==> wip/zinc: inputs <==
==> flow/design.v <==
`timescale 1ns / 1ps
module clk_div(
   input wire sys_clk,
   input wire sys_clk_rst,
   output wire gen_clk, 
   output wire ps_clk, 
   output wire fsk_clk, 
   output wire gen_en,
   output wire ps_en,
   output wire fsk_en
);
   parameter fsk_div=5;
   parameter ps_div=fsk_div*16;
   parameter gen_div=ps_div*16;
   reg [$clog2(fsk_div)-1:0] fsk_cnt;
   reg [$clog2(ps_div)-1:0] ps_cnt;
   reg [$clog2(gen_div)-1:0] gen_cnt;
   reg gen_clk_reg;
   reg ps_clk_reg;
   reg fsk_clk_reg;
   assign gen_clk=gen_clk_reg;
   assign ps_clk=ps_clk_reg;
   assign fsk_clk=fsk_clk_reg;
   assign gen_en=~(gen_cnt<gen_div-1) & ~gen_clk_reg;
   assign ps_en=~(ps_cnt<ps_div-1) & ~ps_clk_reg;
   assign fsk_en=~(fsk_cnt<fsk_div-1) & ~fsk_clk_reg;
   always@(posedge sys_clk or posedge sys_clk_rst) begin
     if(sys_clk_rst) begin
       gen_cnt<=32'd0;
       ps_cnt<=32'd0;
       fsk_cnt<=32'd0;
       gen_clk_reg<=1'b0;
       ps_clk_reg<=1'b0;
       fsk_clk_reg<=1'b0;
     end
     else begin
       if(gen_cnt<gen_div-1) begin
         gen_cnt<=gen_cnt+32'd1;
         gen_clk_reg<=gen_clk_reg;
       end
       else begin
         gen_cnt<=32'd0;
         gen_clk_reg<=~gen_clk_reg;
       end
       if(ps_cnt<ps_div-1) begin
         ps_cnt<=ps_cnt+32'd1;
         ps_clk_reg<=ps_clk_reg;
       end
       else begin
         ps_cnt<=32'd0;
         ps_clk_reg<=~ps_clk_reg;
       end
       if(fsk_cnt<fsk_div-1) begin
         fsk_cnt<=fsk_cnt+32'd1;
         fsk_clk_reg<=fsk_clk_reg;
       end
       else begin
         fsk_cnt<=32'd0;
         fsk_clk_reg<=~fsk_clk_reg;
       end
     end
   end
endmodule
`timescale 1ns / 1ps
module sig_gen(
  input wire clk,
  input wire rst,
  input wire en,
  output wire [7:0] data_out
);
  reg [7:0] data_out_reg;
  assign data_out=data_out_reg;
  always@(posedge clk or posedge rst) begin
   if(rst) begin
    data_out_reg<=8'd0;
   end
   else if(en) begin
    data_out_reg<=data_out_reg+8'd1;
   end
  end
endmodule
`timescale 1ns / 1ps
module hamming_encode(
    input wire [7:0] bitstream,
    input wire clk,
    input wire rst,
    input wire en,
    output wire [15:0] hammingcode
);    
    reg [2:0] check1;
    reg [2:0] check2;
    reg [15:0] hammingcode_reg;
    assign hammingcode=hammingcode_reg;
always @(*) begin
    check1[2] <= bitstream[7] ^ bitstream[6] ^ bitstream[5];
    check1[1] <= bitstream[7] ^ bitstream[6] ^ bitstream[4];
    check1[0] <= bitstream[7] ^ bitstream[5] ^ bitstream[4];
    check2[2] <= bitstream[3] ^ bitstream[2] ^ bitstream[1];
    check2[1] <= bitstream[3] ^ bitstream[2] ^ bitstream[0];
    check2[0] <= bitstream[3] ^ bitstream[1] ^ bitstream[0];
end
always @(posedge clk or posedge rst) begin
    if (rst) begin
        hammingcode_reg <= 16'd0;
    end
    else if (en) hammingcode_reg <= {2'b11,bitstream[7:4], check1[2:0], bitstream[3:0], check2[2:0]};
end
endmodule
`timescale 1ns / 1ps
module P2S(
   input wire clk, 
   input wire rst,
   input wire en,
   input wire [15:0] din,
   output reg dout,
   output reg sig_valid
    );
    reg [3:0] cnt;
    always@(posedge clk or posedge rst) begin
      if(rst) begin
        cnt <= 4'd0;
        dout <= 1'b0;
        sig_valid <= 1'b0;
      end
      else if(en) begin
      if(din[15:14]==2'b11) begin
        dout <= din[15-cnt];
        sig_valid<=1'b1;
        if(cnt<=14) cnt <= cnt + 4'd1;
        else cnt <= 4'd0;
       end 
       else sig_valid<=1'b0;
      end
    end
endmodule
`timescale 1ns / 1ps
module fsk_modulate (
    input wire clk,
    input wire rst,
    input wire en,
    input wire bit_in,
    input wire sig_valid,
    output wire wave_out
);
    reg [3:0] cnt;
    reg wave_h, wave_l;
    always @(posedge clk or posedge rst) begin
		if (rst) begin
			cnt <= 4'b0000;
			wave_h <= 0;
			wave_l <= 0;
		end
		else if (en) begin
		 if(sig_valid) begin
			if(cnt == 4'b0111) begin
				wave_h <= ~wave_h;
				wave_l <= ~wave_l;
				cnt <= 4'b0000;
			end
			else if(~(cnt%4)) begin
				wave_h <= ~wave_h;
			end
			cnt <= cnt + 1;
		 end
		 else cnt<=4'b0;
		end
    end
    assign wave_out = bit_in?wave_h:wave_l;
endmodule
`timescale 1ns / 1ps
module fsk_demodulate(
   input wire clk,
   input wire rst,
   input wire en,
   input wire in,
   output reg out
 );
    reg [4:0] zeronum;
    reg [4:0] clknum;
    reg last,outreg;
    always@(posedge clk or posedge rst)
    begin
		if (rst) begin
			last<=0;
			zeronum<=0;
			clknum<=5'b0;
			outreg<=0;
			out<=0;
		end
		else if (en) begin
			clknum<=clknum+1;
			if(in!=last)
			begin
				zeronum<=zeronum+1;
			end
			if(clknum == 3) 
			begin
				if(zeronum > 1)
				begin
					outreg<=1;
				end
				else
				begin
					outreg<=0;
				end
			end 
			if(clknum == 15)
			begin
				clknum<=0;
				zeronum<=0;
				out<=outreg;
			end
			last<=in;
		end
    end
endmodule
`timescale 1ns / 1ps
module S2P(
  input wire clk, 
  input wire rst,
  input wire en,
  input wire din,
  output reg [13:0] hammingcode
    );
    reg [1:0] current;
    reg [1:0] next;
    parameter IDLE = 2'b00;
    parameter START = 2'b01;
    parameter RECEIVE = 2'b11;
    reg [13:0] temp_reg;
    reg current_bit;
    reg [15:0] cnt;
    reg flag; 
    always@(posedge clk or posedge rst) begin
      if(rst) begin
       current <= IDLE;
      end
      else if(en) begin
       current <= next;
      end
    end
    always@(*) begin
     case(current)
      IDLE:
        if(current_bit) next<=START;
        else next<=IDLE;
      START:
        if(current_bit) next<=RECEIVE;
        else next<=IDLE; 
      RECEIVE:begin
        if(cnt<13) begin
         next <= RECEIVE; 
        end
        else begin
         next <= IDLE;
        end
      end
      default:next <= IDLE;
     endcase
    end
    always@(posedge clk or posedge rst) begin
     if(rst) begin
      current_bit <= 1'b0;
      temp_reg <= 14'b0;
      cnt <= 16'd0;
      flag <= 1'b0;
      hammingcode <= 14'b0;
     end
     else if(en) begin
      current_bit<=din;
      case(current)
        IDLE:begin
         flag<=1'b0;
         temp_reg<=14'b0;
        end
        START:begin
         flag<=1'b0;
         temp_reg<=14'b0;
        end
        RECEIVE:begin
         temp_reg[13-cnt]<=current_bit;
         cnt<=cnt+16'd1;
         flag<=1'b0;
         if(cnt==13) begin
          flag<=1'b1;
          cnt<=16'd0;
         end
        end
        default:begin
         flag<=1'b0;
         temp_reg<=14'b0;
        end
      endcase
      if(flag) begin
       hammingcode <= temp_reg;
      end
     end
    end
endmodule
`timescale 1ns / 1ps
module hamming_decode(
    input [13:0] code,
    input clk,
    input rst,
    input en,
    output reg [7:0] bitstream
    );
    reg [2:0] check1;
    reg [2:0] check2;
always @(*) begin
    check1[2] <= code[13] ^ code[12] ^ code[11] ^ code[9];
    check1[1] <= code[13] ^ code[12] ^ code[10] ^ code[8];
    check1[0] <= code[13] ^ code[11] ^ code[10] ^ code[7];
    check2[2] <= code[6] ^ code[5] ^ code[4] ^ code[2];
    check2[1] <= code[6] ^ code[5] ^ code[3] ^ code[1];
    check2[0] <= code[6] ^ code[4] ^ code[3] ^ code[0];
end
always @(posedge clk or posedge rst) begin
     if (rst) begin
       bitstream <= 4'd0;
     end
     else if (en) begin
        case(check1)
            3'b111: bitstream[7:4] <= {~code[13], code[12:10]};
            3'b110: bitstream[7:4] <= {code[13], ~code[12], code[11:10]};
            3'b101: bitstream[7:4] <= {code[13:12], ~code[11], code[10]};
            3'b011: bitstream[7:4] <= {code[13:11], ~code[10]};
            default: bitstream[7:4] <= code[13:10];
        endcase
        case(check2)
            3'b111: bitstream[3:0] <= {~code[6], code[5:3]};
            3'b110: bitstream[3:0] <= {code[6], ~code[5], code[4:3]};
            3'b101: bitstream[3:0] <= {code[6:5], ~code[4], code[3]};
            3'b011: bitstream[3:0] <= {code[6:4], ~code[3]};
            default: bitstream[3:0] <= code[6:3];
        endcase
     end
end
endmodule
`timescale 1ns / 1ps
module Tx_top(
  input wire sys_clk,
  input wire sys_clk_rst,
  input wire rst,
  output wire [7:0] data_out, 
  output wire [15:0] hammingcode,
  output wire fsk_out 
);
  wire gen_clk;
  wire ps_clk;
  wire fsk_clk;
  wire gen_en;
  wire ps_en;
  wire fsk_en;
  clk_div my_clk_div(
   .sys_clk(sys_clk),
   .sys_clk_rst(sys_clk_rst),
   .gen_clk(gen_clk),
   .ps_clk(ps_clk),
   .fsk_clk(fsk_clk),
   .gen_en(gen_en),
   .ps_en(ps_en),
   .fsk_en(fsk_en)
  );
  sig_gen my_sig_gen(
    .clk(sys_clk),
    .en(gen_en),
    .rst(rst),
    .data_out(data_out)
  );
  hamming_encode my_hamming_encode(
    .bitstream(data_out),
    .clk(sys_clk),
    .en(gen_en),
    .rst(rst),
    .hammingcode(hammingcode)
  );
  wire dout;
  wire sig_valid;
  P2S my_P2S(
    .clk(sys_clk),
    .en(ps_en),
    .rst(rst),
    .din(hammingcode),
    .dout(dout),
    .sig_valid(sig_valid)
  );
  fsk_modulate my_fsk_modulate(
    .clk(sys_clk),
    .en(fsk_en),
    .rst(rst),
    .bit_in(dout),
    .sig_valid(sig_valid),
    .wave_out(fsk_out)
  );
endmodule
`timescale 1ns / 1ps
module Rx_top(
  input wire sys_clk,
  input wire sys_clk_rst,
  input wire rst,
  input wire bit_in, 
  output wire [13:0] hammingcode,
  output wire [7:0] sig_out
);
  wire gen_clk;
  wire ps_clk;
  wire fsk_clk;
  wire gen_en;
  wire ps_en;
  wire fsk_en;
  clk_div my_clk_div(
   .sys_clk(sys_clk),
   .sys_clk_rst(sys_clk_rst),
   .gen_clk(gen_clk),
   .ps_clk(ps_clk),
   .fsk_clk(fsk_clk),
   .gen_en(gen_en),
   .ps_en(ps_en),
   .fsk_en(fsk_en)
  );
  wire de_fsk_out;
  fsk_demodulate my_fsk_demodulate(
    .clk(sys_clk),
    .en(fsk_en),
    .rst(rst),
    .in(bit_in),
    .out(de_fsk_out)
  );
  S2P my_S2P(
    .clk(sys_clk),
    .en(ps_en),
    .rst(rst),
    .din(de_fsk_out),
    .hammingcode(hammingcode)
  );
  hamming_decode my_hamming_decode(
    .code(hammingcode),
    .clk(sys_clk),
    .en(gen_en),
    .rst(rst),
    .bitstream(sig_out)
  );
endmodule
`timescale 1ns / 1ps
module comm_top(
  input wire sys_clk,
  input wire sys_clk_rst,
  input wire rst,
  input wire bit_in, 
  output wire bit_out, 
  output wire [7:0] data_trans, 
  output wire [7:0] data_recev 
);
  wire [15:0] en_hamming_code; 
  wire [13:0] de_hamming_code; 
Tx_top my_Tx_top(
  .sys_clk(sys_clk),
  .sys_clk_rst(sys_clk_rst),
  .rst(rst),
  .data_out(data_trans), 
  .hammingcode(en_hamming_code),
  .fsk_out(bit_out) 
);
Rx_top my_Rx_top(
  .sys_clk(sys_clk),
  .sys_clk_rst(sys_clk_rst),
  .rst(rst),
  .bit_in(bit_in), 
  .hammingcode(de_hamming_code),
  .sig_out(data_recev) 
);
endmodule
==> flow/run.sh <==
#!/bin/bash
# the make line also repeats each setting of config.mk as NAME=value (left out here)
make -C /OpenROAD-flow-scripts/flow DESIGN_CONFIG=/design/flow/config.mk WORK_HOME=/design/flow/orfs CLKGATE_MAP_FILE= finish
==> flow/config.mk <==
export PLATFORM = sky130hd
export DESIGN_NAME = comm_top
export DESIGN_NICKNAME = comm_top
export VERILOG_FILES = /design/flow/design.v
export SDC_FILE = /design/flow/constraint.sdc
export NUM_CORES = 4
export LEC_CHECK = 0
export ABC_AREA = 1
export CAP_MARGIN = 20
export CORE_MARGIN = 2
export CORE_UTILIZATION = 72
export CTS_CLUSTER_DIAMETER = 202
export CTS_CLUSTER_SIZE = 16
export PLACE_DENSITY = 0.37
export SETUP_SLACK_MARGIN = 0.51
export SLEW_MARGIN = 20
==> flow/constraint.sdc <==
create_clock -name core_clock -period 2.91 [get_ports {sys_clk}]
set_input_delay 0.5820 -clock core_clock [delete_from_list [all_inputs] [get_ports {sys_clk}]]
set_output_delay 0.5820 -clock core_clock [all_outputs]
set_load 0.01 [all_outputs]
==> wip/ember: changes against wip/zinc <==
- CORE_ASPECT_RATIO: default -> 0.5
- CTS_CLUSTER_DIAMETER: 202 -> 189
- CTS_CLUSTER_SIZE: 16 -> 96
- PLACE_DENSITY: 0.37 -> default
- SETUP_SLACK_MARGIN: 0.51 -> default
- TNS_END_PERCENT: default -> 10
==> flow/constraint.sdc (replaced) <==
create_clock -name core_clock -period 7.95 [get_ports {sys_clk}]
set_input_delay 1.5900 -clock core_clock [delete_from_list [all_inputs] [get_ports {sys_clk}]]
set_output_delay 1.5900 -clock core_clock [all_outputs]
set_load 0.01 [all_outputs]
==> deck_impl_summary.md <==
Key Metrics from the Run

Outcome
  – Outcome: complete, but fails checks
  – SO Faults: setup timing

Floorplan
  – DIE WIDTH: 111.6 µm
  – Init Core Util: 73.25%

Final layout
  – Count of non-CTS buffers in the layout: 97
  – Seq/total area: 38.23%
  – Layout clock area frac: 5.390%
  – Post-Layout Cell Count: 1282
  – Inverters, non-clock: 136

Global route
  – Vias in the first global route: 6950
  – GRT met2 Usage: 53.46%

Clocking
  – Clock Latency Late Sink: 440 ps

STA
  – Setup Viol. Count Final: 13
  – Final worst path period need: 3068 ps
  – Setup ws final: -158.4 ps

Worst setup path
  – R2R depth: 23

Power and ir drop
  – Top power group: registers
  – Seq. pwr: 2.16 mW

Detailed routing
  – Drt total wl: 19510 µm

Placement
  – Pre-CTS WS: -188.5 ps
# the run above: wip/zinc

==> deck_impl_summary.md <==
Key Metrics from the Run

Outcome
  – Outcome: timing/DRC/antenna clean

Floorplan
  – DIE WIDTH: 156.1 µm
  – Init Core Util: 74.93%

Power and ir drop
  – Seq. pwr: 790 µW

Detailed routing
  – Drt total wl: 17200 µm

Global route
  – GRT met2 Usage: 54.73%

Clocking
  – Clock Latency Late Sink: 420 ps

Final layout
  – Layout clock area frac: 6.746%
  – Seq/total area: 41.30%
  – Inverters, non-clock: 133

STA
  – Setup ws final: 4531 ps
  – Setup Viol. Count Final: 0
# the run above: wip/ember

No activity file was given, so power comes from the tool's default toggle rates.
